## tundra
==> flow/design.v (excerpt) <==
module top(clk, rst_n, in, valid_in, last_in, out, valid_out, last_out, ready);
Size in the first run: ~71 I/O pins.
Settings: LEC_CHECK=0, ABC_AREA=1, CAP_MARGIN=0, CORE_MARGIN=2, CORE_UTILIZATION=72, CTS_CLUSTER_DIAMETER=212, CTS_CLUSTER_SIZE=15, PLACE_DENSITY=0.38, SETUP_SLACK_MARGIN=-0.34, SLEW_MARGIN=20; clock period 3.45 ns.
run.sh (not shown) runs the stock make flow with config.mk's settings and CLKGATE_MAP_FILE=.
The final report for tundra shows a completed flow and a layout that fails verification, specifically negative setup slack.
Modified inputs, amber compared to tundra
- SETUP_SLACK_MARGIN: -0.34 -> 1.21
- ABC_AREA: 1 -> unset
- PLACE_DENSITY_LB_ADDON: unset -> 0.0
- TNS_END_PERCENT: unset -> 5
- PLACE_DENSITY: 0.38 -> unset
- CAP_MARGIN: 0 -> 10
- CTS_CLUSTER_DIAMETER: 212 -> unset
- CTS_CLUSTER_SIZE: 15 -> 100
- the clock period (ns, I/O delays scaled along): 3.45 -> 4.15
Findings:
Although it ran to completion, amber produced a layout that fails the final checks because of negative setup slack. [diff] power consumption, amber relative to tundra: improvement. Number of signal-net inverters in the final layout of amber falls short of that of tundra by more than half. amber vs tundra: count of clock-buffer cells in the layout down by a few percent. Area added between synthesis and finish sits higher in amber than in tundra. Looking only at number of antenna violations at the first check in global routing, and setting everything else aside, the lower value of amber and tundra goes to amber.
The following lists how yarrow was set up differently from amber:
- changing SETUP_SLACK_MARGIN from 1.21 to -0.07
- removing CTS_CLUSTER_SIZE (formerly 100)
- changing CAP_MARGIN from 10 to 20
- changing SLEW_MARGIN from 20 to 25
- changing CORE_UTILIZATION from 72 to 57
- removing PLACE_DENSITY_LB_ADDON (formerly 0.0)
- removing TNS_END_PERCENT (formerly 5)
- changing the clock period (ns, I/O delays scaled along) from 4.15 to 8.0
==> results <==
yarrow | status: complete | timing, DRC, antenna: pass
Measured against each other, amber and yarrow differ in global-route track usage on met1, the lower figure coming from yarrow.
Summary of yarrow over amber: design area decreased by 0.0052 mm² relative to the old numbers; final cell count without fillers -about 0.5%; I/O pin count comparable.
Setup changes, yarrow to ember
- ABC_AREA newly set to 1
- CTS_CLUSTER_DIAMETER newly set to 371
- SETUP_SLACK_MARGIN removed (was -0.07)
- CORE_UTILIZATION changed from 57 to 62
- SLEW_MARGIN changed from 25 to 20
- the clock period (ns, I/O delays scaled along) changed from 8.0 to 3.52
--- outcome ---
- STATUS run=ember STAGES=ALL_DONE FINAL_CHECKS=FAILED CAUSE=negative setup slack
- Run comparison: ember dominant kind of combinational cell simple AND/OR/NAND/NOR gates; yarrow dominant kind of combinational cell multiplexers
- Taking yarrow as the reference, in ember combinational power share lower, total nets after synthesis grew by 3,356, critical path depth rose 10, number of instances in the synthesized netlist went up by 3,356, wire length after detailed routing rose 68,000 µm.
- Changes observed in ember relative to yarrow: worst slack on hold paths went down, area after synthesis higher, per-instance average area after synthesis dropped 38%, worst clock skew level.
- Changes observed in ember relative to yarrow: sequential power +about 130%, horizontal extent of the die now sits lower.
Input changes introduced in quartz (baseline for comparison: ember):
- CTS_CLUSTER_DIAMETER removed (was 371)
- SETUP_SLACK_MARGIN newly set to 1.21
- CORE_UTILIZATION changed from 62 to 72
- CTS_CLUSTER_SIZE newly set to 59
- ABC_AREA removed (was 1)
- PLACE_DENSITY_LB_ADDON newly set to 0.0
- CAP_MARGIN changed from 20 to 10
- the clock period (ns, I/O delays scaled along) changed from 3.52 to 4.15
## What came out
quartz vs. ember: cell count went down by 33%. quartz: number of buffers outside the clock class in the layout about 37% below ember. quartz finished every stage; the final checks, however, were not passed, the failures being negative setup slack. In the metrics for quartz and ember, the one carrying the lower synthesized chip area reported by yosys is quartz. | clock skew | quartz vs ember | 0.014 ns higher |. HPWL after detailed placement for quartz is lower than for ember. In quartz the proportion of power drawn by combinational gates turned out 1.8 points higher than in ember.
diff inputs: quartz => indigo
- a deleted PLACE_DENSITY_LB_ADDON that had been 0.0
- a change of CAP_MARGIN from 10 to 20
- a change of CORE_UTILIZATION from 72 to 71
- a change of CTS_CLUSTER_SIZE from 59 to 22
- a deleted SETUP_SLACK_MARGIN that had been 1.21
- a change of the clock period (ns, I/O delays scaled along) from 4.15 to 3.43
### Flow results
Layout checks on indigo: not met. Flow itself completed; violations: negative setup slack. Of indigo and quartz, the run reporting the higher power was indigo. The sequential power in quartz is 0.828 times that in indigo. Relative to quartz, placeable core area increased by 0.0018 mm² in indigo. As far as instance tally after logic synthesis goes, indigo and quartz are indistinguishable; the numbers are identical.

========
## run 1
top again, from the RTL that the note above started with.
==> flow/config.mk <==
export PLATFORM = sky130hd
export DESIGN_NAME = top
export DESIGN_NICKNAME = top
export VERILOG_FILES = /design/flow/design.v
export SDC_FILE = /design/flow/constraint.sdc
export NUM_CORES = 4
export LEC_CHECK = 0
export CAP_MARGIN = 20
export CORE_MARGIN = 2
export CORE_UTILIZATION = 40
export SETUP_SLACK_MARGIN = 0.25
export SLEW_MARGIN = 20
==> flow/constraint.sdc <==
create_clock -name core_clock -period 6.17 [get_ports {clk}]
set_input_delay 1.2340 -clock core_clock [delete_from_list [all_inputs] [get_ports {clk}]]
set_output_delay 1.2340 -clock core_clock [all_outputs]
set_load 0.01 [all_outputs]
Run 1: done, clean on timing, DRC and antenna
## Diff of input files: run 2 against run 1
- CTS_CLUSTER_SIZE newly set to 15
- CAP_MARGIN changed from 20 to 35
- CTS_CLUSTER_DIAMETER newly set to 212
- ABC_AREA newly set to 1
- SETUP_SLACK_MARGIN changed from 0.25 to -0.34
- CORE_UTILIZATION changed from 40 to 72
- the clock period (ns, I/O delays scaled along) changed from 6.17 to 3.45
### Flow results
Note that the maximum operating frequency recorded for run 2 amounts to 1.3 times the value seen in run 1. Summary — final cell area excluding filler cells, run 2 relative to run 1: higher, by about 6%. Run 2: complete, dirty (negative setup slack). Against run 1, run 2 reports a yosys synthesis chip area that is higher. Hold slack delta for run 2 relative to run 1: 0.18 ns lower.
diff inputs: run 2 => run 3
- a change of CAP_MARGIN from 35 to 40
- an added PLACE_DENSITY of 0.38
==> comparison <==
Utilization (run 3 over run 2): decrease, 0.41 points. Cmp run 3 and run 2 / clock network power share / higher: run 2. Run 2 -> run 3: count of endpoints failing hold in the final timing report delta 0, exact match. Of run 3 and run 2, run 2 shows the higher routed wire length, with run 3 below it. [flow] run 3 | stages: complete | final checks: fail | reason: negative setup slack. In run 3, first-pass GRT wire length is lower than in run 2.

========
top again, from the RTL that the note above started with.
## top
module top(clk, rst_n, in, valid_in, last_in, out, valid_out, last_out, ready);
Settings: LEC_CHECK=0, CAP_MARGIN=20, CORE_MARGIN=2, CORE_UTILIZATION=71, CTS_CLUSTER_DIAMETER=212, SLEW_MARGIN=20; clock period 5.41 ns.
Then changed:
Settings changed: CORE_UTILIZATION 71 to 72, CTS_CLUSTER_DIAMETER 212 to default, PLACE_DENSITY_LB_ADDON from default to 0.0, SETUP_SLACK_MARGIN from default to 1.21.
Clock period 5.41 ns to 4.15 ns, I/O delays scaled along.
Result: Now the flow reached the layout checks and failed them: setup timing. Die size falls by 1.4%. First-iteration DRC count went up by 41%. Setup slack got worse by 0.99 ns. Wire length rises by 18%.
Then changed:
Settings changed: CORE_UTILIZATION 72 to 40, PLACE_DENSITY_LB_ADDON 0.0 to default, SETUP_SLACK_MARGIN 1.21 to default.
Clock period 4.15 ns to 8.0 ns, I/O delays scaled along.
The new run went through all stages and came out clean. Sequential share of layout area goes up by 2.1 points. Count of clock-buffer cells in the layout grows by 7. Setup slack gets better by 2.8 ns. Non-clock buffer count fell by 477. Design area shrinks by a few percent. Wire length falls by about a fifth. Total power is lower by well over a third. Synthesized cell count is unchanged. Final cell count came out higher by roughly a tenth. Die area goes up by well over a third. Global-route usage fell by 23 points.
Then changed:
Settings changed: CAP_MARGIN 20 to 40, CELL_PAD_IN_SITES_DETAIL_PLACEMENT from default to 2, CELL_PAD_IN_SITES_GLOBAL_PLACEMENT from default to 3, CORE_MARGIN 2 to 7, CORE_UTILIZATION 40 to 38, CTS_CLUSTER_SIZE from default to 21, GPL_ROUTABILITY_DRIVEN from default to 0, GPL_TIMING_DRIVEN from default to 0, MIN_ROUTING_LAYER from default to met1, PLACE_DENSITY from default to 0.95, SETUP_SLACK_MARGIN from default to 1.2, TNS_END_PERCENT from default to 70.
Effect: The changed run went through all stages and came out clean; die area grows by 9.5%; hold slack improved by 0.052 ns; wire length grows by 74%; via count grows by 27%; synthesized area stays the same; design area grows by 3.9%; utilization shrinks by 0.68 points.

========
Setup of wip/maple:
top again, from the RTL that the note above started with.
Settings: LEC_CHECK=0, CAP_MARGIN=0, CORE_ASPECT_RATIO=0.71, CORE_MARGIN=2, CORE_UTILIZATION=72, CTS_CLUSTER_DIAMETER=29, CTS_CLUSTER_SIZE=47, GPL_ROUTABILITY_DRIVEN=1, GPL_TIMING_DRIVEN=1, PLACE_DENSITY_LB_ADDON=0.0, SETUP_SLACK_MARGIN=1.02, SLEW_MARGIN=10, TNS_END_PERCENT=20; clock period 3.59 ns.
Although it ran to completion, wip/maple produced a layout that fails the final checks because of setup timing.
For wip/umber, these inputs were changed with respect to wip/maple:
- CORE_ASPECT_RATIO changed from 0.71 to 0.91
- CTS_CLUSTER_SIZE changed from 47 to 25
- GPL_ROUTABILITY_DRIVEN removed (was 1)
- HOLD_SLACK_MARGIN newly set to 0.3
- GPL_TIMING_DRIVEN removed (was 1)
- SETUP_SLACK_MARGIN changed from 1.02 to 1.0
- ABC_AREA newly set to 1
- SLEW_MARGIN changed from 10 to 20
- CTS_CLUSTER_DIAMETER removed (was 29)
- PLACE_DENSITY_LB_ADDON changed from 0.0 to 0.02
- TNS_END_PERCENT removed (was 20)
- the clock period (ns, I/O delays scaled along) changed from 3.59 to 3.43
Results
In the flow results for wip/umber and wip/maple, the number of stages on the worst hold path is larger on wip/umber.
wip/umber vs wip/maple — number of buffers added by the clock tree synthesis step dropped by more than a quarter
Area used by multi-input combinational logic for wip/umber: 1100 um^2 up relative to wip/maple
Met1 layer wirelength in the final routing (lower): wip/maple
Lower part of the total power dissipated in the clock network goes to wip/umber over wip/maple.
wip/umber improves on wip/maple in relative slew slack.
Compared with wip/maple, wip/umber shows a lower share of total power in combinational logic.
Post-route fraction of the period consumed by the critical path ends up higher on wip/maple.
Of wip/umber and wip/maple, none finishes clean.
Taking wip/maple as the reference, in wip/umber number of setup violations in the final report lower; total power now smaller.
--- input diff wip/umber..wip/harbor ---
- an added CTS_CLUSTER_DIAMETER of 212
- a deleted PLACE_DENSITY_LB_ADDON that had been 0.02
- a deleted CORE_ASPECT_RATIO that had been 0.91
- a change of ABC_AREA from 1 to 0
- an added PLACE_DENSITY of 0.78
- a change of CTS_CLUSTER_SIZE from 25 to 15
- a deleted HOLD_SLACK_MARGIN that had been 0.3
- a change of CAP_MARGIN from 0 to 35
- a change of SETUP_SLACK_MARGIN from 1.0 to -0.34
- a change of the clock period (ns, I/O delays scaled along) from 3.43 to 3.45
In the reports for wip/harbor and wip/umber, the larger maximum number of pins on one net before global-route repair belongs to wip/harbor.
Of the runs wip/harbor and wip/umber, none of them finished clean.
wip/umber finished all stages; however, its layout fails the closing checks, the failures being setup timing.
What the final checks of wip/harbor revealed, after a flow that finished every stage, was a layout that fails on setup timing.
Diff wip/umber -> wip/harbor: basic-gate share of the synthesized area counting and, or, nand and nor cells fell by 9.3 points; internal power fell by 3.1 mW; area after synthesis fell by about 2.7%; wire length fell by 6.0%; routed wire length on met3 fell by 18%.
Total vias in the final route (wip/harbor vs. wip/umber) decreases by more than 10%
wip/umber vs wip/harbor, endpoint of the most critical setup path: s0.fifo[12][16]$_DFFE_PP_ vs s0.out[27]$_DFFE_PP_
Going from wip/umber to wip/harbor, global placer's final weighted congestion shrinks by 9.8%.
Of wip/harbor and wip/umber, the run reporting the higher synthesized cell count was wip/umber.
wip/umber consumes more power than wip/harbor.
Power and IR drop assume default switching activity.
